==> run P: inputs <==
==> flow/design.v <==
`timescale 1ns / 1ps
module pipelined(
    input  wire              clk,
    input  wire              rst,
    input  wire              in_valid,
    output wire              in_ready,
    input  wire signed [15:0] a,
    input  wire signed [15:0] b,
    input  wire signed [15:0] c,
    input  wire signed [15:0] d,
    input  wire signed [15:0] e,
    output reg               out_valid,
    input  wire              out_ready,
    output reg signed [31:0]  y
);
    wire s3_ready_in;
    wire s2_ready_in;
    wire s1_ready_in;
    assign s3_ready_in = (~out_valid) || (out_valid && out_ready);
    assign s2_ready_in = (~s2_valid)  || (s2_valid  && s3_ready_in);
    assign s1_ready_in = (~s1_valid)  || (s1_valid  && s2_ready_in);
    assign in_ready = s1_ready_in;
    wire in_send = in_valid && in_ready;
    reg signed [31:0] s1_p1;
    reg signed [31:0] s1_p2;
    reg signed [15:0] s1_e;
    reg               s1_valid;
    always @(posedge clk) begin
        if (rst) begin
            s1_valid <= 1'b0;
            s1_p1    <= 32'sd0;
            s1_p2    <= 32'sd0;
            s1_e     <= 16'sd0;
        end else if (s1_ready_in) begin
            s1_valid <= in_send;
            if (in_send) begin
                s1_p1 <= $signed(a) * $signed(b);
                s1_p2 <= $signed(c) * $signed(d);
                s1_e  <= e;
            end
        end
    end
    reg signed [31:0] s2_s;
    reg signed [15:0] s2_e;
    reg               s2_valid;
    always @(posedge clk) begin
        if (rst) begin
            s2_valid <= 1'b0;
            s2_s     <= 32'sd0;
            s2_e     <= 16'sd0;
        end else if (s2_ready_in) begin
            s2_valid <= s1_valid;
            if (s1_valid) begin
                s2_s <= s1_p1 + s1_p2;
                s2_e <= s1_e;
            end
        end
    end
    always @(posedge clk) begin
        if (rst) begin
            out_valid <= 1'b0;
            y         <= 32'sd0;
        end else if (s3_ready_in) begin
            out_valid <= s2_valid;
            if (s2_valid) begin
                y <= s2_s + $signed(s2_e);
            end
        end
    end
endmodule
==> flow/run.sh <==
#!/bin/bash
# the make line also repeats each setting of config.mk as NAME=value (left out here)
make -C /OpenROAD-flow-scripts/flow DESIGN_CONFIG=/design/flow/config.mk WORK_HOME=/design/flow/orfs CLKGATE_MAP_FILE= finish
==> flow/config.mk <==
export PLATFORM = sky130hd
export DESIGN_NAME = pipelined
export DESIGN_NICKNAME = pipelined
export VERILOG_FILES = /design/flow/design.v
export SDC_FILE = /design/flow/constraint.sdc
export NUM_CORES = 4
export LEC_CHECK = 0
export CAP_MARGIN = 5
export CORE_MARGIN = 2
export CORE_UTILIZATION = 72
export CTS_CLUSTER_DIAMETER = 330
export CTS_CLUSTER_SIZE = 32
export PLACE_DENSITY = 0.67
export SETUP_SLACK_MARGIN = 1.54
export SLEW_MARGIN = 20
==> flow/constraint.sdc <==
create_clock -name core_clock -period 6.35 [get_ports {clk}]
set_input_delay 1.2700 -clock core_clock [delete_from_list [all_inputs] [get_ports {clk}]]
set_output_delay 1.2700 -clock core_clock [all_outputs]
set_load 0.01 [all_outputs]
==> run H (differences from run P) <==
==> flow/config.mk (replaced) <==
export PLATFORM = sky130hd
export DESIGN_NAME = pipelined
export DESIGN_NICKNAME = pipelined
export VERILOG_FILES = /design/flow/design.v
export SDC_FILE = /design/flow/constraint.sdc
export NUM_CORES = 4
export LEC_CHECK = 0
export CAP_MARGIN = 20
export CORE_MARGIN = 2
export CORE_UTILIZATION = 65
export CTS_CLUSTER_SIZE = 53
export MAX_ROUTING_LAYER = met4
export SLEW_MARGIN = 20
export TNS_END_PERCENT = 60
==> flow/constraint.sdc (replaced) <==
create_clock -name core_clock -period 4.83 [get_ports {clk}]
set_input_delay 0.9660 -clock core_clock [delete_from_list [all_inputs] [get_ports {clk}]]
set_output_delay 0.9660 -clock core_clock [all_outputs]
set_load 0.01 [all_outputs]
==> impl_metrics.py <==
# Auto-generated metrics
metrics = {
    "outcome": {
        "status": "did not finish",
        "stop_stage": "5_1_grt",
    },
    "clocking": {
        "clk_root_buffer_cell": "clkbuf_16",
        "ctsResizeCount": 561,
        "cts.sinks": 163,
    },
    "floorplan": {
        "coreArea_sq_um": 38600,
        "std_cell_rows": 72,
        "die_h_microns": 202,
        "initial_core_util": 0.729,
        "die-area_sq_um": 40700,
        "die_w_microns": 202,
    },
    "logic_synthesis": {
        "netlist_area_sq_um": 28200,
    },
    "place": {
        "dpl.hpwl_mm": 64.3,
        "gp_congestion": 0.941,
        "place_area_sq_um": 32600,
        "placed_cells": 4095,
        "place_ws_ns": -1.39,
    },
}
Source of the figures above: run P

==> impl_metrics.py <==
# Flow results
metrics = {
    "outcome": {
        "status": "complete, but fails checks",
        "so.violations": "negative setup slack",
    },
    "place": {
        "gp_congestion": 0.927,
        "place_area_sq_um": 32600,
        "placed_cells": 4182,
    },
    "timing": {
        "fin_ws_ns": -1.52,
        "finalSetupViolations": 48,
    },
    "clocking": {
        "ctsResizeCount": 552,
    },
    "floorplan": {
        "coreArea_sq_um": 42900,
    },
}
Source of the figures above: run H


* * *

==> inputs of willow <==
RTL: the design.v shown in full above, as it stands there.
make LEC_CHECK=0 ABC_AREA=1 CAP_MARGIN=20 CORE_MARGIN=2 CORE_UTILIZATION=72 CTS_CLUSTER_DIAMETER=205 CTS_CLUSTER_SIZE=25 PLACE_DENSITY_LB_ADDON=0.26 SETUP_SLACK_MARGIN=0.91 SLEW_MARGIN=20 finish   # period 6.16 ns
run.sh (not shown) runs the stock make flow with config.mk's settings and CLKGATE_MAP_FILE=.
==> inputs of harbor, as changes to willow <==
- CTS_CLUSTER_DIAMETER: 205 -> 199
- CTS_CLUSTER_SIZE: 25 -> 45
- HOLD_SLACK_MARGIN: unset -> -0.06
- SETUP_SLACK_MARGIN: 0.91 -> unset
- SLEW_MARGIN: 20 -> 0
- TNS_END_PERCENT: unset -> 5
==> flow/constraint.sdc (replaced) <==
create_clock -name core_clock -period 7.11 [get_ports {clk}]
set_input_delay 1.4220 -clock core_clock [delete_from_list [all_inputs] [get_ports {clk}]]
set_output_delay 1.4220 -clock core_clock [all_outputs]
set_load 0.01 [all_outputs]
==> results.toml <==
# physical design summary
[outcome]
status = "stopped before the end"
stop_stage = "global routing (5_1_grt)"
error = "[ERROR GRT-0116] Global routing finished with congestion. Check the congestion regions in the DRC Viewer."

[placed_design]
placedCellCount = 5445
post-place-ws_ns = -0.6867
gp_congestion = 1.044
placed_cell_area_mm2 = 0.03666
dp_hpwl_um = 76520

[grt]
grt.met3_usage = 0.5026
grt_overflow_total = 141
use_met1 = 0.7106
groute.layer.met2.usage = 0.9186
grtUsageTotal = 0.7100

[logic_synthesis]
edf_count = 0

[clocking]
cts_setup_buffers = 151
post_cts_resized = 524
the above is filed under willow

==> results.toml <==
# yosys + openroad results
[outcome]
status = "timing/DRC/antenna clean"

[grt]
grtUsageTotal = 0.3952
use_met1 = 0.5361
grt_overflow_total = 0
grt.met3_usage = 0.06100

[placed_design]
placed_cell_area_mm2 = 0.03477
gp_congestion = 1.025
post-place-ws_ns = -0.2201
dp_hpwl_um = 74710

[clocking]
post_cts_resized = 0

[final_timing]
period_used_share = 0.9664
rsz0062_at_grt = "false"

[logic_synthesis]
yosysUniqueCellTypes = 37
edf_count = 0

[finish]
sh_comb_area = 0.6618
the above is filed under harbor


* * *

==> raven: inputs <==
Starts from the design.v that is shown in full above.
clock: 7.09 ns
lec_check: 0
cap_margin: 0
cell_pad_in_sites_global_placement: 3
core_aspect_ratio: 0.74
core_margin: 5
core_utilization: 52
cts_cluster_diameter: 106
cts_cluster_size: 85
gpl_routability_driven: 0
gpl_timing_driven: 1
hold_slack_margin: 0.18
max_routing_layer: met4
min_routing_layer: met2
place_density_lb_addon: 0.25
setup_slack_margin: -0.11
slew_margin: 10
tns_end_percent: 70
==> maple: changes against raven <==
Settings changed: CAP_MARGIN 0 to 20, CELL_PAD_IN_SITES_GLOBAL_PLACEMENT 3 to default, CORE_ASPECT_RATIO 0.74 to default, CORE_MARGIN 5 to 2, CORE_UTILIZATION 52 to 72, CTS_CLUSTER_DIAMETER 106 to default, CTS_CLUSTER_SIZE 85 to 25, GPL_ROUTABILITY_DRIVEN 0 to default, GPL_TIMING_DRIVEN 1 to default, HOLD_SLACK_MARGIN 0.18 to default, MAX_ROUTING_LAYER met4 to default, MIN_ROUTING_LAYER met2 to default, PLACE_DENSITY_LB_ADDON 0.25 to 0.26, SETUP_SLACK_MARGIN -0.11 to 0.91, SLEW_MARGIN 10 to 20, TNS_END_PERCENT 70 to default.
==> flow/constraint.sdc (replaced) <==
create_clock -name core_clock -period 8.0 [get_ports {clk}]
set_input_delay 1.6000 -clock core_clock [delete_from_list [all_inputs] [get_ports {clk}]]
set_output_delay 1.6000 -clock core_clock [all_outputs]
set_load 0.01 [all_outputs]
==> lagoon: changes against raven <==
Settings changed: CAP_MARGIN 0 to 20, CELL_PAD_IN_SITES_GLOBAL_PLACEMENT 3 to default, CORE_ASPECT_RATIO 0.74 to default, CORE_MARGIN 5 to 2, CORE_UTILIZATION 52 to 72, CTS_CLUSTER_DIAMETER 106 to default, CTS_CLUSTER_SIZE 85 to 60, GPL_ROUTABILITY_DRIVEN 0 to default, GPL_TIMING_DRIVEN 1 to default, HOLD_SLACK_MARGIN 0.18 to default, MAX_ROUTING_LAYER met4 to default, MIN_ROUTING_LAYER met2 to default, PLACE_DENSITY from default to 0.67, PLACE_DENSITY_LB_ADDON 0.25 to default, SETUP_SLACK_MARGIN -0.11 to -0.1, SLEW_MARGIN 10 to 20, TNS_END_PERCENT 70 to default.
==> flow/constraint.sdc (replaced) <==
create_clock -name core_clock -period 6.23 [get_ports {clk}]
set_input_delay 1.2460 -clock core_clock [delete_from_list [all_inputs] [get_ports {clk}]]
set_output_delay 1.2460 -clock core_clock [all_outputs]
set_load 0.01 [all_outputs]
==> garnet: changes against raven <==
Settings changed: CAP_MARGIN 0 to 20, CELL_PAD_IN_SITES_GLOBAL_PLACEMENT 3 to default, CORE_ASPECT_RATIO 0.74 to default, CORE_MARGIN 5 to 2, CORE_UTILIZATION 52 to 65, CTS_CLUSTER_DIAMETER 106 to default, CTS_CLUSTER_SIZE 85 to default, GPL_ROUTABILITY_DRIVEN 0 to default, GPL_TIMING_DRIVEN 1 to default, HOLD_SLACK_MARGIN 0.18 to default, MIN_ROUTING_LAYER met2 to default, PLACE_DENSITY_LB_ADDON 0.25 to default, SETUP_SLACK_MARGIN -0.11 to default, SLEW_MARGIN 10 to 20, TNS_END_PERCENT 70 to default.
==> flow/constraint.sdc (replaced) <==
create_clock -name core_clock -period 5.9 [get_ports {clk}]
set_input_delay 1.1800 -clock core_clock [delete_from_list [all_inputs] [get_ports {clk}]]
set_output_delay 1.1800 -clock core_clock [all_outputs]
set_load 0.01 [all_outputs]
==> run summary <==
On the backend side, the flow ran end to end.

The run finished with no timing, DRC or antenna violations. The initial cell density of the core stands at 72.89%. After floorplanning, the core was sized to cover 38650 um2.

From left edge to right edge, the die measures 201.8 um. Among the stages of the critical path, the cell type that occurs most often is sky130_fd_sc_hd__fa_1. The die is 201.8 um tall. After detailed routing, the number of vias per cell comes to 5.848. The number of rows created at floorplan stands at 72.
-- figures above: maple

==> run summary <==
Results of the flow run.

The run stopped with a tool error. The flow stopped in global placement without I/O. The tool reported: "[ERROR FLW-0024] Place density exceeds 1.0 (current PLACE_DENSITY_LB_ADDON =  0.25). Please check if the value of  PLACE_DENSITY_LB_ADDON is between 0 and 0.99". Yosys stat counts 3245 cells in the synthesized netlist. The horizontal die dimension reported for this design is 280.6 um.

The floorplan step defined a core boundary enclosing 53710 um2. The fraction of synthesized cell area in xor and xnor cells stands at 2.767%. After floorplanning, the core was divided into 73 placement rows.

The initial cell density of the core stands at 52.45%. The vertical die dimension reported for this design is 210.2 um. The net count of the mapped netlist stands at 4081.
-- figures above: raven

==> run summary <==
Results of the flow run.

The horizontal extent of the die stands at 201.8 um. The die is 201.8 um tall. Before placement the cells fill 72.89% of the core.

The flow halted during global routing. The flow did not finish.
-- figures above: lagoon

==> run summary <==
On the backend side, the flow ran end to end.

The checks that failed: negative setup slack. Counting flops with an async set or reset pin after synthesis yields a share of 0%. The die is 212.2 um tall. The final timing report counts setup violations totalling 38. The run finished, with violations left.

The timing report shows the most common cell along the critical path to be sky130_fd_sc_hd__inv_2. The final setup slack of the worst path stands at -0.7845 ns. Signal nets in the final route climb as high as met4.

The commonest register cell is sky130_fd_sc_hd__dfxtp_1. Before placement the cells fill 65.68% of the core. The core region is 42890 um2.
-- figures above: garnet

